==> v4 <==
==> flow/design.v <==
module alu #(
    parameter INST_W = 4,
    parameter INT_W  = 6,
    parameter FRAC_W = 10,
    parameter DATA_W = INT_W + FRAC_W
)(
    input                      i_clk,
    input                      i_rst_n,
    input                      i_in_valid,
    output                     o_busy,
    input         [INST_W-1:0] i_inst,
    input  signed [DATA_W-1:0] i_data_a,
    input  signed [DATA_W-1:0] i_data_b,
    output                     o_out_valid,
    output        [DATA_W-1:0] o_data
);
localparam SADD = 4'd0;  
localparam SSUB = 4'd1;  
localparam SMUL = 4'd2;  
localparam SACC = 4'd3;  
localparam SOFT = 4'd4;  
localparam XOR = 4'd5;   
localparam ARSH = 4'd6;  
localparam LROT = 4'd7;  
localparam CLZ = 4'd8;   
localparam RM4 = 4'd9;   
localparam MEM_H = 16;   
integer i;
localparam RANGE1 = 6'b100000;
localparam RANGE2 = 6'b010000;
localparam RANGE3 = 6'b001000;
localparam RANGE4 = 6'b000100;
localparam RANGE5 = 6'b000010;
localparam RANGE6 = 6'b000001;
localparam WAIT = 1'b0;
localparam EXE = 1'b1;
reg signed [DATA_W-1:0] comb_result; 
reg [DATA_W-1:0] rot_result; 
reg [DATA_W-1:0] add_sub_result;
reg signed [DATA_W+3:0] acc_result20;
reg signed [DATA_W-1:0] acc_result;
reg signed [DATA_W:0] add_sub_result17;
reg [DATA_W-1:0] arsh_result;
reg [2*DATA_W-1:0] lrot_base;
reg [DATA_W-1:0] lrot_result;
reg [4:0] clz_result;
reg [12:0] rm4_result;
reg [7:0] clz8;
reg [3:0] clz4;
wire [5:0] soft_range;
reg signed [DATA_W-1:0] soft_result;
reg [DATA_W-1:0] o_data_buffer;
reg busy_buffer;
reg ovalid_buffer;
reg [INST_W-1:0] inst_buffer;
reg signed [DATA_W-1:0] data_a_buffer;
reg signed [DATA_W-1:0] data_b_buffer;
reg signed [DATA_W+3:0] acc_mem [MEM_H-1:0];     
reg cs, ns;
always @(posedge i_clk or negedge i_rst_n) begin
    if(!i_rst_n) begin
        for (i=0; i<16; i=i+1) begin
            acc_mem[i] <= 20'd0;
        end
    end
    else if (inst_buffer == SACC)begin
        acc_mem[data_a_buffer[3:0]] <= acc_result20;
    end
end
always @(posedge i_clk or negedge i_rst_n) begin
    if(!i_rst_n) begin
        cs <= WAIT;
    end
    else begin
        cs <= ns;
    end
end
always @(*) begin
    if (cs == WAIT) begin
        ns = (i_in_valid) ? EXE : WAIT;
    end
    else begin
        ns = WAIT;
    end
end
always @(posedge i_clk or negedge i_rst_n) begin
    if(!i_rst_n) begin
        busy_buffer <= 1'b0;
        ovalid_buffer <= 1'b0;
        inst_buffer <= 4'd0;
        o_data_buffer <= 16'd0;
        data_a_buffer <= 16'd0;
        data_b_buffer <= 16'd0;
    end
    else begin
        inst_buffer <= i_inst;
        o_data_buffer <= comb_result;
        data_a_buffer <= i_data_a;
        data_b_buffer <= i_data_b;
        if (cs == WAIT) begin
            busy_buffer <= (i_in_valid) ? 1'b1 : 1'b0;
            ovalid_buffer <= 1'b0;
        end
        else begin
            busy_buffer <= 1'b0;
            ovalid_buffer <= 1'b1;
        end
    end
end
assign o_data = o_data_buffer;
assign o_out_valid = ovalid_buffer;
assign o_busy = busy_buffer;
assign soft_range[5] = data_a_buffer >= 16'sh0800;                                      
assign soft_range[4] = (data_a_buffer >= 16'sh0000) && (data_a_buffer < 16'sh0800);     
assign soft_range[3] = (data_a_buffer >= 16'shfc00) && (data_a_buffer < 16'sh0000);     
assign soft_range[2] = (data_a_buffer >= 16'shf800) && (data_a_buffer < 16'shfc00);     
assign soft_range[1] = (data_a_buffer >= 16'shf400) && (data_a_buffer < 16'shf800);     
assign soft_range[0] = (data_a_buffer < 16'shf400);                                     
always @(*) begin
    comb_result = 16'd0;
    case(inst_buffer)
        SADD : begin
            comb_result = add_sub_result;
        end
        SSUB : begin
            comb_result = add_sub_result;
        end 
        SMUL : begin
            comb_result = S_mul(data_a_buffer, data_b_buffer);
        end
        SACC : begin
            comb_result = acc_result;
        end
        SOFT : begin
            comb_result = soft_result;
        end
        XOR : begin
            comb_result = data_a_buffer ^ data_b_buffer;
        end
        ARSH : begin
            comb_result = arsh_result;
        end
        LROT : begin
            comb_result = lrot_result;
        end
        CLZ : begin
            comb_result = (clz_result[4]) ? 16'h0010 : {12'b0, clz_result[3:0]};
        end
        RM4 : begin
            comb_result = {3'd0,rm4_result};
        end
    endcase
end
always @(*) begin
    acc_result20 = (acc_mem[data_a_buffer[3:0]] + data_b_buffer);
    if (acc_result20 > 20'sh07fff) begin
        acc_result = 16'h7fff;
    end
    else if (acc_result20 < 20'shf8000) begin
        acc_result = 16'h8000;
    end
    else begin
        acc_result = acc_result20[DATA_W-1:0];
    end
end
always @(*) begin
    add_sub_result17 = (inst_buffer[0]) ? (data_a_buffer - data_b_buffer) : (data_a_buffer + data_b_buffer);
    if (!add_sub_result17[DATA_W]) begin  
        add_sub_result = (add_sub_result17 > 17'sh07fff) ? 16'h7fff : add_sub_result17[DATA_W-1:0];  
    end
    else begin   
        add_sub_result = (add_sub_result17 < 17'sh18000) ? 16'h8000 : add_sub_result17[DATA_W-1:0];
    end
end
always @(*) begin
    soft_result = 16'd0;
    case (soft_range)
        RANGE1 : begin               
            soft_result = data_a_buffer;                                                                     
        end 
        RANGE2 : begin                           
            soft_result = dev3($signed({data_a_buffer, 1'b0}) + 18'sh00800);     
        end
        RANGE3 : begin
            soft_result = dev3($signed(({data_a_buffer[DATA_W-1], data_a_buffer})) + 18'sh00800);          
        end
        RANGE4 : begin
            soft_result = dev9($signed({data_a_buffer, 1'b0}) + 18'sh01400);     
        end
        RANGE5 : begin
            soft_result = dev9($signed({data_a_buffer[DATA_W-1], data_a_buffer}) + 18'sh00c00);          
        end
        RANGE6 : begin
            soft_result = 16'd0;                                                                     
        end
    endcase
end
always @(*) begin
    arsh_result = data_a_buffer >>> data_b_buffer[4:0];
end
always @(*) begin
    lrot_base = {2{data_a_buffer}};
    lrot_result = lrot_base[(5'd16-data_b_buffer[4:0])+:DATA_W];
end
always @(*) begin
    clz_result[4] = (~|data_a_buffer);
    clz_result[3] = (~|data_a_buffer[15:8]);
    clz8 = (clz_result[3]) ? data_a_buffer[7:0] : data_a_buffer[15:8];
    clz_result[2] = (~|clz8[7:4]);
    clz4 = (clz_result[2]) ? clz8[3:0] : clz8[7:4];
    clz_result[1] = (~|clz4[3:2]);
    clz_result[0] = (clz_result[1]) ? ~clz4[1] : ~clz4[3];
end
always @(*) begin
    for (i=0; i<13; i=i+1) begin
        rm4_result[i] = data_a_buffer[i+:4] == data_b_buffer[(15-i)-:4];
    end
end
function automatic [DATA_W-1:0] S_mul;
    input signed [DATA_W-1:0] data_a;
    input signed [DATA_W-1:0] data_b;
    reg signed [2*DATA_W-1:0] mul_result;
    begin
        mul_result = data_a * data_b;
        if (!mul_result[2*DATA_W-1]) begin
            if (mul_result > 32'sh01fffc00) begin
                S_mul = 16'h7fff;  
            end
            else begin
                S_mul = (mul_result[9]) ? mul_result[25:10] + 16'sd1 : mul_result[25:10];   
            end
        end
        else begin
            if (mul_result < 32'shfe000000) begin
                S_mul = 16'h8000;   
            end
            else begin
                S_mul = (mul_result[9]) ? mul_result[25:10] + 16'sd1 : mul_result[25:10];   
            end
        end
    end
endfunction
localparam EXT_BIT = 10;
function automatic [DATA_W-1:0] dev3;
    input signed [17:0] devident;        
    reg signed [EXT_BIT+17:0] ext_devident;
    reg signed [EXT_BIT+17:0] Q0;
    reg signed [EXT_BIT+17:0] Q1;
    reg signed [EXT_BIT+17:0] Q2;
    reg signed [EXT_BIT+17:0] Q3, Q3_plus1;
    begin
        ext_devident = {devident, 10'b0};            
        Q0 = ((ext_devident >> 2) + ext_devident) >> 2;
        Q1 = (Q0 + ext_devident) >> 1;
        Q2 = ((Q1 >> 6) + Q1);
        Q3 = ((Q2 >> 12) + Q2) >> 1;
        Q3_plus1 = Q3 + $signed({18'h00001,10'b0});   
        dev3 = (Q3[EXT_BIT-1]) ? Q3_plus1[EXT_BIT+15:EXT_BIT] : Q3[EXT_BIT+15:EXT_BIT];
    end
endfunction
function automatic [DATA_W-1:0] dev9;
    input signed [17:0] devident;
    reg signed [EXT_BIT+17:0] ext_devident;
    reg signed [EXT_BIT+17:0] Q0;
    reg signed [EXT_BIT+17:0] Q1;
    reg signed [EXT_BIT+17:0] Q2;
    reg signed [EXT_BIT+17:0] Q3, Q3_plus1;
    begin
        ext_devident = {devident, 10'b0};    
        Q0 = ((ext_devident >> 1) + ext_devident) >> 1;
        Q1 = (Q0 + ext_devident) >> 1;
        Q2 = ((Q1 >> 6) + Q1);
        Q3 = ((Q2 >> 12) + Q2) >> 3;
        Q3_plus1 = Q3 + $signed({18'h00001,10'b0});   
        dev9 = (Q3[EXT_BIT-1]) ? Q3_plus1[EXT_BIT+15:EXT_BIT] : Q3[EXT_BIT+15:EXT_BIT];
    end
endfunction
endmodule
==> flow/run.sh <==
#!/bin/bash
# the make line also repeats each setting of config.mk as NAME=value (left out here)
make -C /OpenROAD-flow-scripts/flow DESIGN_CONFIG=/design/flow/config.mk WORK_HOME=/design/flow/orfs CLKGATE_MAP_FILE= finish
==> flow/config.mk <==
export PLATFORM = sky130hd
export DESIGN_NAME = alu
export DESIGN_NICKNAME = alu
export VERILOG_FILES = /design/flow/design.v
export SDC_FILE = /design/flow/constraint.sdc
export NUM_CORES = 4
export LEC_CHECK = 0
export CAP_MARGIN = 20
export CORE_MARGIN = 2
export CORE_UTILIZATION = 66
export SETUP_SLACK_MARGIN = 0.79
export SLEW_MARGIN = 20
==> flow/constraint.sdc <==
create_clock -name core_clock -period 3.09 [get_ports {i_clk}]
set_input_delay 0.6180 -clock core_clock [delete_from_list [all_inputs] [get_ports {i_clk}]]
set_output_delay 0.6180 -clock core_clock [all_outputs]
set_load 0.01 [all_outputs]
==> v1 (differences from v4) <==
==> flow/config.mk (replaced) <==
export PLATFORM = sky130hd
export DESIGN_NAME = alu
export DESIGN_NICKNAME = alu
export VERILOG_FILES = /design/flow/design.v
export SDC_FILE = /design/flow/constraint.sdc
export NUM_CORES = 4
export LEC_CHECK = 0
export ABC_AREA = 0
export CAP_MARGIN = 5
export CELL_PAD_IN_SITES_GLOBAL_PLACEMENT = 2
export CORE_ASPECT_RATIO = 1.43
export CORE_MARGIN = 8
export CORE_UTILIZATION = 36
export CTS_CLUSTER_DIAMETER = 335
export GPL_ROUTABILITY_DRIVEN = 1
export GPL_TIMING_DRIVEN = 1
export MAX_ROUTING_LAYER = met4
export MIN_ROUTING_LAYER = met2
export PLACE_DENSITY_LB_ADDON = 0.12
export SETUP_SLACK_MARGIN = -0.48
export SLEW_MARGIN = 10
export TNS_END_PERCENT = 40
==> flow/constraint.sdc (replaced) <==
create_clock -name core_clock -period 7.58 [get_ports {i_clk}]
set_input_delay 1.5160 -clock core_clock [delete_from_list [all_inputs] [get_ports {i_clk}]]
set_output_delay 1.5160 -clock core_clock [all_outputs]
set_load 0.01 [all_outputs]
==> v21 (differences from v4) <==
--- a/flow/config.mk
+++ b/flow/config.mk
@@ -9,4 +9,3 @@
 export CORE_MARGIN = 2
-export CORE_UTILIZATION = 66
-export SETUP_SLACK_MARGIN = 0.79
+export CORE_UTILIZATION = 40
 export SLEW_MARGIN = 20
==> flow/constraint.sdc (replaced) <==
create_clock -name core_clock -period 11.0 [get_ports {i_clk}]
set_input_delay 2.2000 -clock core_clock [delete_from_list [all_inputs] [get_ports {i_clk}]]
set_output_delay 2.2000 -clock core_clock [all_outputs]
set_load 0.01 [all_outputs]
==> v14 (differences from v4) <==
--- a/flow/config.mk
+++ b/flow/config.mk
@@ -9,4 +9,3 @@
 export CORE_MARGIN = 2
-export CORE_UTILIZATION = 66
-export SETUP_SLACK_MARGIN = 0.79
+export CORE_UTILIZATION = 64
 export SLEW_MARGIN = 20
==> flow/constraint.sdc (replaced) <==
create_clock -name core_clock -period 10.5 [get_ports {i_clk}]
set_input_delay 2.1000 -clock core_clock [delete_from_list [all_inputs] [get_ports {i_clk}]]
set_output_delay 2.1000 -clock core_clock [all_outputs]
set_load 0.01 [all_outputs]
==> GITHUB_STEP_SUMMARY <==
### Metrics collected by this job

| Metric | Value |
|---|---|
| Final WS setup | `-1.84 ns` |
| Violated Checks | `negative setup slack` |
| Final Setup Violations | `16` |
| Status | `complete, but fails checks` |
[end of results for v1]
==> GITHUB_STEP_SUMMARY <==
### Yosys + OpenROAD results

| Metric | Value |
|---|---|
| Post-DP Area | `approximately 52,000 µm²` |
| Stopping stage | `global routing (5_1_grt)` |
| IO buf count | `56` |
| Stop err | `[ERROR GRT-0232] Routing congestion too high. Check the congestion heatmap in the GUI.` |
| Status | `stopped before the end` |
[end of results for v4]
==> GITHUB_STEP_SUMMARY <==
### Metrics collected by this job

| Metric | Value |
|---|---|
| Final WS setup | `between 0.3 and 0.4 ns` |
| Met3 Use GR | `9.74%` |
| Final Setup Violations | `0` |
| XOR Share, Synth | `7.91%` |
| Synth top cells by count | `nand2_1, o21ai_0, inv_1` |
| Status | `timing/DRC/antenna clean` |
[end of results for v14]
==> GITHUB_STEP_SUMMARY <==
### Metrics collected by this job

| Metric | Value |
|---|---|
| Final Setup Violations | `0` |
| Status | `timing/DRC/antenna clean` |
| Total die size | `roughly 110,000 µm²` |
| Main logic family | `adder cells` |
| Syn nets | `approximately 5,600` |
[end of results for v21]
